// riscv_forwarding_pipeline
module riscv_forwarding_pipeline #(parameter INITIAL_PC = 32'h00400000)
(clk, rst, instruction, dReadData, PC, iMemRead, dAddress, dWriteData, MemRead, MemWrite);
Size: roughly 5300 cells after synthesis, about 1400 flip-flops, roughly 170 I/O pins, about 67000 um^2 of cells after synthesis.
Settings: LEC_CHECK=0, CAP_MARGIN=20, CORE_MARGIN=2, CORE_UTILIZATION=40, SETUP_SLACK_MARGIN=-0.53, SLEW_MARGIN=20; clock period 6.2 ns.
run.sh (not shown) runs the stock make flow with config.mk's settings and CLKGATE_MAP_FILE=.
The baseline finished clean.
Rerun with:
- CAP_MARGIN: 20 -> 15
- CORE_UTILIZATION: 40 -> 70
- CTS_CLUSTER_DIAMETER: not set -> 57
- CTS_CLUSTER_SIZE: not set -> 39
- HOLD_SLACK_MARGIN: not set -> 0.3
- MAX_ROUTING_LAYER: not set -> met4
- PLACE_DENSITY: not set -> 0.65
- SETUP_SLACK_MARGIN: -0.53 -> 0.97
- TNS_END_PERCENT: not set -> 20
- clock period: 6.2 -> 3.44 ns (I/O delays scaled with it)
Outcome:
- This time the run did not get past global routing (5_1_grt), error GRT-0228
- synthesized cell count does not change
- die area fell by 43%
- area after synthesis is unchanged
Rerun with:
- CORE_UTILIZATION: 70 -> 45
- CTS_CLUSTER_DIAMETER: 57 -> 203
- CTS_CLUSTER_SIZE: 39 -> not set
- PLACE_DENSITY: 0.65 -> not set
- PLACE_DENSITY_LB_ADDON: not set -> 0.28
- SETUP_SLACK_MARGIN: 0.97 -> not set
- clock period: 3.44 -> 3.91 ns (I/O delays scaled with it)
After rerunning: This time the run reached the layout checks and failed them: negative setup slack; synthesized cell count does not change; die area rises by 55%; synthesized area does not change.
Rerun with:
- ABC_AREA: not set -> 1
- CORE_UTILIZATION: 45 -> 72
- PLACE_DENSITY_LB_ADDON: 0.28 -> 0.06
- SETUP_SLACK_MARGIN: not set -> 1.01
- TNS_END_PERCENT: 20 -> 60
- clock period: 3.91 -> 3.59 ns (I/O delays scaled with it)
Effect: Now the flow failed in global routing (5_1_grt); synthesized area grows by 6.1%; die size falls by 33%; synthesized cell count grows by 57%.

---

Starting RTL as in the previous note.
Settings: LEC_CHECK=0, CAP_MARGIN=20, CORE_MARGIN=2, CORE_UTILIZATION=72, CTS_CLUSTER_SIZE=36, PLACE_DENSITY=0.64, SLEW_MARGIN=20; clock period 4.21 ns.
The starting point produced a layout that fails on setup timing.
Change:
- CORE_ASPECT_RATIO: not set -> 0.97
- CORE_UTILIZATION: 72 -> 44
- CTS_CLUSTER_DIAMETER: not set -> 270
- CTS_CLUSTER_SIZE: 36 -> not set
- MAX_ROUTING_LAYER: not set -> met4
- MIN_ROUTING_LAYER: not set -> met1
- PLACE_DENSITY: 0.64 -> not set
- SLEW_MARGIN: 20 -> 0
- clock period: 4.21 -> 3.85 ns (I/O delays scaled with it)
After rerunning:
- The changed run finished with setup timing left
- die size rose by 63%
- non-clock buffer count rose by 132
- design area rose by 4.1%
- via count fell by 9.3%
- total power rose by 13%
Change:
- CORE_ASPECT_RATIO: 0.97 -> not set
- CORE_UTILIZATION: 44 -> 72
- CTS_CLUSTER_DIAMETER: 270 -> not set
- CTS_CLUSTER_SIZE: not set -> 36
- HOLD_SLACK_MARGIN: not set -> -0.09
- MAX_ROUTING_LAYER: met4 -> not set
- MIN_ROUTING_LAYER: met1 -> not set
- PLACE_DENSITY: not set -> 0.64
- SETUP_SLACK_MARGIN: not set -> -0.3
- SLEW_MARGIN: 0 -> 20
- clock period: 3.85 -> 4.04 ns (I/O delays scaled with it)
=>
- The new run finished with setup timing left
- maximum frequency shrinks by 4.8%
- cell area fell by 2.8%
- total power fell by about 6%
- final cell count went down by about 10%
- critical path depth is higher by 10
- worst setup slack degrades by 0.058 ns
- die area went down by about 40%
- synthesized area is unchanged
Change:
- CORE_UTILIZATION: 72 -> 58
- CTS_CLUSTER_SIZE: 36 -> not set
- HOLD_SLACK_MARGIN: -0.09 -> not set
- PLACE_DENSITY: 0.64 -> not set
- SETUP_SLACK_MARGIN: -0.3 -> not set
- clock period: 4.04 -> 3.8 ns (I/O delays scaled with it)
Outcome: The changed run completed, yet does not pass: setup timing. Clock power climbs by about 7%. Setup slack loses 0.072 ns. Total power climbs by 6.3%. Via count decreases by 11%. Maximum frequency grows by 3.3%.
Change:
- CORE_UTILIZATION: 58 -> 57
- clock period: 3.8 -> 3.45 ns (I/O delays scaled with it)
The changed run ran to the end with violations: setup timing.
Non-clock buffer count drops by 4.
Area after synthesis is unchanged.
Die size climbs by 1.7%.
Wire length climbs by 0.67%.
Synthesized cell count does not change.

---

## north
riscv_forwarding_pipeline again, from the RTL that the note above started with.
export LEC_CHECK = 0
export CAP_MARGIN = 20
export CORE_MARGIN = 2
export CORE_UTILIZATION = 72
export CTS_CLUSTER_SIZE = 25
export PLACE_DENSITY = 0.7
export SETUP_SLACK_MARGIN = 1.16
export SLEW_MARGIN = 20
create_clock -name core_clock -period 4.47 [get_ports {clk}]
north finished every stage; the final checks, however, were not passed, the failures being negative setup slack.
Setup changes, north to south
- a change of CORE_MARGIN from 2 to 3
- a change of CORE_UTILIZATION from 72 to 40
- an added CELL_PAD_IN_SITES_GLOBAL_PLACEMENT of 1
- a deleted SETUP_SLACK_MARGIN that had been 1.16
- a change of PLACE_DENSITY from 0.7 to 0.88
- a deleted CTS_CLUSTER_SIZE that had been 25
- a change of CAP_MARGIN from 20 to 25
- a change of the clock period (ns, I/O delays scaled along) from 4.47 to 6.84
==> comparison <==
Looking across south and north, the single run that reached the end with no open violations was south.
north -> stages 100% | layout checks FAIL | negative setup slack
Between south and north, final design instance area without fill is higher for north, south comes in under that.
Between south and north, cell-internal power is higher for north, south comes in under that.
For number of cells in the design after placement, dividing the value from south by the value from north gives 1.08.
south gives more highest net fanout along the worst path than north did.
Per the comparison of south with north, initial antenna violation count now smaller, cell count up 390.
### south -> east
- MIN_ROUTING_LAYER now met2, previously not set
- HOLD_SLACK_MARGIN now 0.05, previously not set
- CAP_MARGIN now 5, was 25
- CELL_PAD_IN_SITES_DETAIL_PLACEMENT now 2, previously not set
- CORE_UTILIZATION now 17, was 40
- ABC_AREA now 1, previously not set
- GPL_ROUTABILITY_DRIVEN now 1, previously not set
- MAX_ROUTING_LAYER now met4, previously not set
==> results <==
east did not finish; the tool stopped in global routing with error GRT-0116.
Die boundary width in east vs south: up 57%
Number of standard cells after synthesis in east is 2,978 higher than in south
As of east, yosys synthesis chip area had risen by a few percent compared to south.
The following lists how west was set up differently from east:
- CAP_MARGIN now 20, was 5
- MIN_ROUTING_LAYER no longer set, was met2
- GPL_ROUTABILITY_DRIVEN no longer set, was 1
- SETUP_SLACK_MARGIN now 1.07, previously not set
- CORE_MARGIN now 2, was 3
- CELL_PAD_IN_SITES_DETAIL_PLACEMENT no longer set, was 2
- ABC_AREA no longer set, was 1
- MAX_ROUTING_LAYER no longer set, was met4
- CELL_PAD_IN_SITES_GLOBAL_PLACEMENT no longer set, was 1
- PLACE_DENSITY now 0.64, was 0.88
- HOLD_SLACK_MARGIN now -0.08, was 0.05
- CORE_UTILIZATION now 72, was 17
- CTS_CLUSTER_SIZE now 36, previously not set
- the clock period (ns, I/O delays scaled along) now 4.62, was 6.84
--- outcome ---
The flow completed for west, but it is not clean: the layout still shows negative setup slack. west against east: cell area reported after detailed placement has decreased, core utilization before placement went up 55 points, simple-gate share of the synthesized area dropped 12 points. The main logic family after synthesis comes out simple AND/OR/NAND/NOR gates in one run and multiplexers in the other, namely in east and west respectively.
Power and IR drop assume default switching activity.
